== job 9430 ==
Design uart_top, start of the top module:
module  uart_top(
								input  clk,
								input  rst_n,
								input  din,
								input sw8,
								output  reg  [23:0] pic_out,
								output  reg [16:0] addr,
								output  reg wr_ram,
								output  tx,
								output  reg pic_done,    
								output  reg  pic_download,    
								output  reg [7:0] rgb_led
								);
==> flow/config.mk <==
export PLATFORM = sky130hd
export DESIGN_NAME = uart_top
export DESIGN_NICKNAME = uart_top
export VERILOG_FILES = /design/flow/design.v
export SDC_FILE = /design/flow/constraint.sdc
export NUM_CORES = 4
export LEC_CHECK = 0
export CAP_MARGIN = 30
export CORE_MARGIN = 4
export CORE_UTILIZATION = 61
export CTS_CLUSTER_DIAMETER = 260
export GPL_ROUTABILITY_DRIVEN = 1
export GPL_TIMING_DRIVEN = 0
export PLACE_DENSITY_LB_ADDON = 0.07
export SLEW_MARGIN = 20
==> flow/constraint.sdc <==
create_clock -name core_clock -period 3.42 [get_ports {clk}]
set_input_delay 0.6840 -clock core_clock [delete_from_list [all_inputs] [get_ports {clk}]]
set_output_delay 0.6840 -clock core_clock [all_outputs]
set_load 0.01 [all_outputs]
run.sh (not shown) runs the stock make flow with config.mk's settings and CLKGATE_MAP_FILE=.
Job 9430 did not stop at any stage, and its layout met the timing, design-rule and antenna checks.
[inputs] job 4821 vs job 9430
Settings: PLACE_DENSITY_LB_ADDON removed (was 0.07); PLACE_DENSITY newly set to 0.61; CORE_MARGIN changed from 4 to 2; CORE_UTILIZATION changed from 61 to 68; GPL_TIMING_DRIVEN changed from 0 to 1; the clock period (ns, I/O delays scaled along) changed from 3.42 to 2.16.
Results
- | met3 wire length | job 4821 vs job 9430 | 26% higher |
- Every stage of job 4821 finished as expected; the final checks, on the other hand, flagged negative setup slack, which means the layout fails.
- Delta (job 4821 minus job 9430): peak supply drop now sits higher; clock buffer count in the final layout +5; vertical extent of the die saw a decrease.
--- input diff job 4821..job 718 ---
Settings: SETUP_SLACK_MARGIN: unset -> -0.19; PLACE_DENSITY: 0.61 -> unset; CORE_UTILIZATION: 68 -> 72; the clock period (ns, I/O delays scaled along): 2.16 -> 2.69.
Findings:
- Layout checks on job 718: not met. Flow itself completed; violations: negative setup slack.
- Job 718 against job 4821: clock share of power fell 0.4 points; register-to-register slack rose 0.28 ns.
- Summary of job 718 over job 4821: global-route wire length before repair picked up an extra about 14%; fmax -0.021 GHz.
The inputs of job 5754 differ from those of job 718 as listed below.
Settings: removing CTS_CLUSTER_DIAMETER (formerly 260); removing SETUP_SLACK_MARGIN (formerly -0.19); removing GPL_ROUTABILITY_DRIVEN (formerly 1); setting ABC_AREA to 1 for the first time; removing GPL_TIMING_DRIVEN (formerly 1); changing CAP_MARGIN from 30 to 20; changing the clock period (ns, I/O delays scaled along) from 2.69 to 2.58.
- Job 5754 finished all stages; layout check result: FAIL, due to negative setup slack.
- [compare] base=job 718 new=job 5754: combined area of all synthesized cells climbed about 5.4%; final design utilization -1.8 points; post-CTS setup-driven buffer insertion count decreased by 5 relative to the old numbers.
- The number of global-route vias before repair reported for job 5754 is greater than that of job 718 by 558.
- Job 5754 vs. job 718: synthesized cell count now larger, fraction of area in clock buffers and inverters lost 0.40 points, number of fill cells up 73, final total negative setup slack now larger.
- Worst-case reg-to-reg path depth came out higher on job 5754 than on job 718.
- Job 5754: area growth from synthesis to layout 2.5 points below job 718
diff inputs: job 5754 => job 3116
Settings: CTS_CLUSTER_SIZE: unset -> 23; CTS_CLUSTER_DIAMETER: unset -> 233; CORE_UTILIZATION: 72 -> 70; the clock period (ns, I/O delays scaled along): 2.58 -> 2.06.
==> results <==
The flow for job 3116 finished, though final verification flagged negative hold slack, negative setup slack.
Compared job 3116 against job 5754; share of the final layout cell area in multi-input gates within noise.
As far as number of top-level pins goes, job 5754 and job 3116 are indistinguishable; the numbers are identical.
When job 3116 is set beside job 5754, its via count turns out to be 155 smaller.
Changes observed in job 3116 relative to job 5754: sequential power went up about 26%; first-pass GRT wire length went up; clock power share -1.2 points.
[job 3116] total power rose about 27% relative to job 5754
Of job 3116 and job 5754, job 3116 shows the lower hold slack, with job 5754 above it.
Against job 5754, job 3116 reports a number of clock buffer instances in the layout that is lower.
> inputs changed (job 3116 -> job 284)
Settings: CORE_UTILIZATION: 70 -> 40; ABC_AREA: 1 -> unset; CTS_CLUSTER_SIZE: 23 -> unset; CTS_CLUSTER_DIAMETER: 233 -> unset; the clock period (ns, I/O delays scaled along): 2.06 -> 3.68.
Findings:
Every stage of the flow completed for job 284, and the final layout passed the timing, design-rule and antenna checks. Slowest library cell on the worst path = dfrtp_2: job 3116; slowest library cell on the worst path = or3b_2: job 284. Between job 3116 and job 284, the flow reports die width increasing by more than a quarter. Area of all placed cells without fillers was lower in job 284 than in job 3116. Cmp job 3116 and job 284 / layout net count / lower: job 284. Job 284 vs job 3116 on worst hold slack: job 284 is the higher one. | final period demand of the worst path | lower: job 3116 |. The mean instance size in the synthesized netlist in job 3116 is 0.75 times that in job 284.

* * *

Setup of lane 1:
The RTL this note starts from:
==> flow/design.v <==
`timescale 1ns / 1ps
module uart_rx(
               input               clk          ,		 
               input               rst_n        ,	
               input               din          ,
               output  reg [7:0]    dout         ,		
               output  reg         dout_vld     
               );
parameter    	   BPS	  =	217;	 
reg   [14:0]        cnt0         ;
wire                add_cnt0     ;
wire                end_cnt0     ;
reg   [ 3:0]        cnt1         ;
wire                add_cnt1     ;
wire                end_cnt1     ;
reg                 rx0          ;	
reg                 rx1          ;	
reg                 rx2          ;	
wire                rx_en        ;
reg                 flag_add     ;
always @ (posedge clk or negedge rst_n) begin
	if(!rst_n) begin
		rx0 <= 1'b1;
        rx1 <= 1'b1;
        rx2 <= 1'b1;
	end
	else begin
		rx0 <= din;
        rx1 <= rx0;
        rx2 <= rx1;
	end
end
assign rx_en = rx2 & ~rx1;	
always @(posedge clk or negedge rst_n)begin
    if(!rst_n)begin
        cnt0 <= 0;
    end
    else if(add_cnt0)begin
        if(end_cnt0)
            cnt0 <= 0;
        else
            cnt0 <= cnt0 + 1;
    end
end
assign add_cnt0 = flag_add;
assign end_cnt0 = add_cnt0 && cnt0==BPS-1 ;
always @(posedge clk or negedge rst_n)begin 
    if(!rst_n)begin
        cnt1 <= 0;
    end
    else if(add_cnt1)begin
        if(end_cnt1)
            cnt1 <= 0;
        else
            cnt1 <= cnt1 + 1;
    end
end
assign add_cnt1 = end_cnt0;
assign end_cnt1 = add_cnt1 && cnt1==9-1 ;  
always @ (posedge clk or negedge rst_n)begin
	if(!rst_n) begin
		flag_add <= 1'b0;
	end
	else if(rx_en) begin		
		flag_add <= 1'b1;	
	end
    else if(end_cnt1) begin		
		flag_add <= 1'b0;	
	end
end
always @ (posedge clk or negedge rst_n)begin
	if(!rst_n) begin
		dout <= 8'd0;
	end
	else if(add_cnt0 && cnt0==BPS/2-1 && cnt1!=0) begin		 
	    dout[cnt1-1]<= rx2 ;
	end
end
always @ (posedge clk or negedge rst_n)begin
	if(!rst_n) begin
		dout_vld <= 1'b0;
	end
    else if(end_cnt1) begin		
		dout_vld <= 1'b1;	
	end
	else begin	
        dout_vld <= 1'b0;			
	end
end
endmodule
`timescale 1ns / 1ps
module uart_tx(
                 input             clk    ,			
                 input             rst_n  ,		
                 input [7:0]       din    ,
                 input             din_vld,	  
                 output reg        rdy    ,   
                 output reg        dout   
             );
parameter         BPS    = 217;
reg   [7:0]       tx_data_tmp;	
reg               flag_add   ;
reg   [14:0]      cnt0       ;
wire              add_cnt0   ;
wire              end_cnt0   ;
reg   [ 3:0]      cnt1       ;
wire              add_cnt1   ;
wire              end_cnt1   ;
wire  [ 9:0]      data       ;
always  @(posedge clk or negedge rst_n)begin
    if(rst_n==1'b0)begin
        flag_add <= 0;
    end
    else if(flag_add==0 && din_vld)begin
        flag_add <= 1;
    end
    else if(end_cnt1)begin
        flag_add <= 0;
    end
end
always @(posedge clk or negedge rst_n)begin
    if(!rst_n)begin
        cnt0 <= 0;
    end
    else if(add_cnt0)begin
        if(end_cnt0)
            cnt0 <= 0;
        else
            cnt0 <= cnt0 + 1;
    end
end
assign add_cnt0 = flag_add;
assign end_cnt0 = add_cnt0 && cnt0==BPS-1 ;
always @(posedge clk or negedge rst_n)begin 
    if(!rst_n)begin
        cnt1 <= 0;
    end
    else if(add_cnt1)begin
        if(end_cnt1)
            cnt1 <= 0;
        else
            cnt1 <= cnt1 + 1;
    end
end
assign add_cnt1 = end_cnt0;
assign end_cnt1 = add_cnt1 && cnt1==10-1 ;
always @ (posedge clk or negedge rst_n) begin
	if(!rst_n) begin
		tx_data_tmp <=8'd0;
	end
	else if(flag_add==1'b0 && din_vld) begin	
		tx_data_tmp <= din;	
	end
end
always @ (posedge clk or negedge rst_n) begin
	if(!rst_n) begin
		dout <= 1'b1;
	end
	else if(add_cnt0 && cnt0==1-1)begin
        dout<= data[cnt1];
    end 
end
assign  data = {1'b1,tx_data_tmp,1'b0};  
always  @(*)begin
    if(din_vld || flag_add)
        rdy = 1'b0;
    else
        rdy = 1'b1;
end
endmodule
module  uart_top(
								input  clk,
								input  rst_n,
								input  din,
								input sw8,
								output  reg  [23:0] pic_out,
								output  reg [16:0] addr,
								output  reg wr_ram,
								output  tx,
								output  reg pic_done,    
								output  reg  pic_download,    
								output  reg [7:0] rgb_led
								);
	wire   dout_vld;
	wire  [7:0] dout;
	reg [3:0] code_p;
	reg  [4:0]  cnt;
	reg  [3:0]  state;
	wire  [3:0]  code;
	wire [7:0]  temp;
	reg [23:0] pic_reg;
	parameter  monitor=0;   
	parameter  second=1 ;
	parameter  third=2 ;
	parameter   fouth=3;
	parameter   fiveth=4;
	parameter   sixth=5;
	parameter   send=6;
	parameter   stop=7;
	assign temp=(dout>8'd57)?(dout-8'd87):(dout-8'd48);
	assign code=temp[3:0];
	always  @ (posedge clk or negedge rst_n)
	    begin
			if  (!rst_n)
			   begin
			      state<=monitor;
				  wr_ram<=1;
				  pic_out<=0;
				  addr<=0;
				  pic_done<=0;
				  end
			else
	case (state)
	monitor:	begin
				   if (dout_vld)
						begin
						    wr_ram<=1;	
							pic_reg[23:20]<=code;
							state<=second;
							code_p<=code;
						end
				 else
				          state<=monitor;
					end
	second:	begin
					if (dout_vld)
							begin
								pic_reg[19:16]<=code;
								state<=third;
								rgb_led<={code_p,code};
							end
					else
							state<=second;
					end
		third:		begin
					if (dout_vld)
						begin
							pic_reg[15:12]<=code;
							state<=fouth;
							code_p<=code;
						end
					else
						state<=third;
					end
		fouth:		begin
					if (dout_vld)
						begin
							pic_reg[11:8]<=code;
							state<=fiveth;
							rgb_led<={code_p,code};
						end
					else
						state<=fouth;
					end
		fiveth:		begin
					if (dout_vld)
						begin
							pic_reg[7:4]<=code;
							state<=sixth;
							code_p<=code;
						end
					else
						state<=fiveth;
					end
        sixth:		begin
					if (dout_vld)
						begin
							pic_reg[3:0]<=code;
							state<=send;
							rgb_led<={code_p,code};
						end
					else
						state<=sixth;
					end
		send: 	 begin
						wr_ram<=0;
						pic_out<=pic_reg;
						if (addr<479)
							begin
								addr<=addr+1;								
								pic_done<=0;
								state<=monitor;
							end
			         else if (addr==479)
					        begin								 
							     addr<=0;		
								 pic_done<=1;
								 state<=stop;								
							end	 
						end
		stop:  begin
					if  (sw8==1)
					    state<=monitor;
					else
						begin
						state<=stop;
						end
				  end
		     endcase
		end
		always  @ (posedge  clk or negedge rst_n)
		    begin
				if (!rst_n)
					cnt<=0;
				else if (state==send)
				    cnt<=cnt+1;
			    else 
					cnt<=cnt;
			end
		always  @ (posedge  clk or negedge rst_n)
			begin
				if (!rst_n)
					pic_download<=1;
		   else if (cnt>=15)
					pic_download<=0;
			else
					pic_download<=1;
			end
		uart_rx #(.BPS(16)) uart_rx(
								.clk(clk),
								.rst_n(rst_n),
								.din(din),
								.dout(dout),
								.dout_vld(dout_vld)
								);
	   uart_tx #(.BPS(16)) uart_tx(
                              .clk(clk)    ,			
                              .rst_n(rst_n)  ,		
							  .din_vld(dout_vld)    ,
							  .din(dout),
							  .dout(tx),
							  .rdy()
							); 
		endmodule 
clock: 2.93 ns
lec_check: 0
abc_area: 1
cap_margin: 20
core_margin: 2
core_utilization: 70
cts_cluster_diameter: 233
cts_cluster_size: 23
place_density_lb_addon: 0.06
setup_slack_margin: 0.85
slew_margin: 20
Lane 1 went all the way through synthesis, placement and routing and the layout is clean on timing, DRC and antenna.
Modified inputs, lane 2 compared to lane 1
==> flow/config.mk <==
export PLATFORM = sky130hd
export DESIGN_NAME = uart_top
export DESIGN_NICKNAME = uart_top
export VERILOG_FILES = /design/flow/design.v
export SDC_FILE = /design/flow/constraint.sdc
export NUM_CORES = 4
export LEC_CHECK = 0
export ABC_AREA = 1
export CAP_MARGIN = 35
export CORE_MARGIN = 2
export CORE_UTILIZATION = 70
export CTS_CLUSTER_DIAMETER = 360
export CTS_CLUSTER_SIZE = 23
export PLACE_DENSITY_LB_ADDON = 0.12
export SLEW_MARGIN = 20
==> flow/constraint.sdc <==
create_clock -name core_clock -period 2.04 [get_ports {clk}]
set_input_delay 0.4080 -clock core_clock [delete_from_list [all_inputs] [get_ports {clk}]]
set_output_delay 0.4080 -clock core_clock [all_outputs]
set_load 0.01 [all_outputs]
[flow] lane 2 | stages: complete | final checks: fail | reason: hold timing, setup timing
Post-placement cell count was lower in the run labelled lane 1.
Lane 2 vs lane 1, top power consumer group: sequential cells vs clock
The final reports for lane 2 and lane 1 show shortest period the worst path allows higher in the former.
Compared with lane 1, in lane 2 ratio of final minimum period to clock period rose 44 points; global-route total usage across every layer rose 4.9 points; sum of met2 wire segment lengths after detailed routing rose about 9%.
The following lists how lane 3 was set up differently from lane 2:
==> flow/config.mk <==
export PLATFORM = sky130hd
export DESIGN_NAME = uart_top
export DESIGN_NICKNAME = uart_top
export VERILOG_FILES = /design/flow/design.v
export SDC_FILE = /design/flow/constraint.sdc
export NUM_CORES = 4
export LEC_CHECK = 0
export ABC_AREA = 1
export CAP_MARGIN = 20
export CORE_ASPECT_RATIO = 0.5
export CORE_MARGIN = 2
export CORE_UTILIZATION = 72
export CTS_CLUSTER_DIAMETER = 310
export CTS_CLUSTER_SIZE = 94
export PLACE_DENSITY = 0.36
export SLEW_MARGIN = 20
export TNS_END_PERCENT = 10
Notes after the runs:
- Final area delta for lane 3 relative to lane 2: 100 um^2 lower
- Lane 3 against lane 2: post-layout minimum cycle time now sits lower, wire length reported by the detailed router now sits lower, clock network power share rose 2.6 points, power of the clock network went up.
- Re hold slack: lane 2 and lane 3 aren't equal, and the higher value belongs to lane 3.
- From the logs: lane 3 reached the end of the flow and failed the layout checks with setup timing.
Input changes introduced in lane 4 (baseline for comparison: lane 3):
diff --git a/flow/config.mk b/flow/config.mk
--- a/flow/config.mk
+++ b/flow/config.mk
@@ -8,10 +8,7 @@
 export ABC_AREA = 1
 export CAP_MARGIN = 20
-export CORE_ASPECT_RATIO = 0.5
 export CORE_MARGIN = 2
 export CORE_UTILIZATION = 72
-export CTS_CLUSTER_DIAMETER = 310
 export CTS_CLUSTER_SIZE = 94
-export PLACE_DENSITY = 0.36
 export SLEW_MARGIN = 20
 export TNS_END_PERCENT = 10
Results
[lane 4] flow finished | final checks: failed | reasons: hold timing, setup timing
Lane 4 vs lane 3 on placed wire-length estimate after detailed placement: lane 4 is the lower one.
Placeable core region, lane 4 vs lane 3: up slightly
Compared lane 4 vs lane 3, and number of cells on the critical path is up in lane 4.
[lane 4] via count fell about 1% relative to lane 3
From lane 3 to lane 4 the numbers moved as follows: power now smaller; die outline area decreased by about 0.45% relative to the old numbers.
Input-level comparison between lane 5 and lane 4:
diff --git a/flow/config.mk b/flow/config.mk
--- a/flow/config.mk
+++ b/flow/config.mk
@@ -8,7 +8,10 @@
 export ABC_AREA = 1
 export CAP_MARGIN = 20
+export CORE_ASPECT_RATIO = 0.5
 export CORE_MARGIN = 2
 export CORE_UTILIZATION = 72
+export CTS_CLUSTER_DIAMETER = 361
 export CTS_CLUSTER_SIZE = 94
+export SETUP_SLACK_MARGIN = 0.3
 export SLEW_MARGIN = 20
 export TNS_END_PERCENT = 10
Notes after the runs:
- Completing all stages was not enough for lane 5: its layout failed the final checks because of setup timing.
- Between lane 5 and lane 4, it is lane 5 whose non-clock buffer count is lower, by 1.
- The register area of lane 4 and that of lane 5 are within noise of each other.
- Area growth from synthesis to final layout on lane 5 is up relative to lane 4.
- For the clock share of power, lane 5 came in 3.5 points higher than lane 4 did.
- Leakage component of the power sits higher in lane 5 than in lane 4.
- Sort lane 5 and lane 4 by critical path depth, descending, and lane 4 comes first.
No activity file was given, so power comes from the tool's default toggle rates.
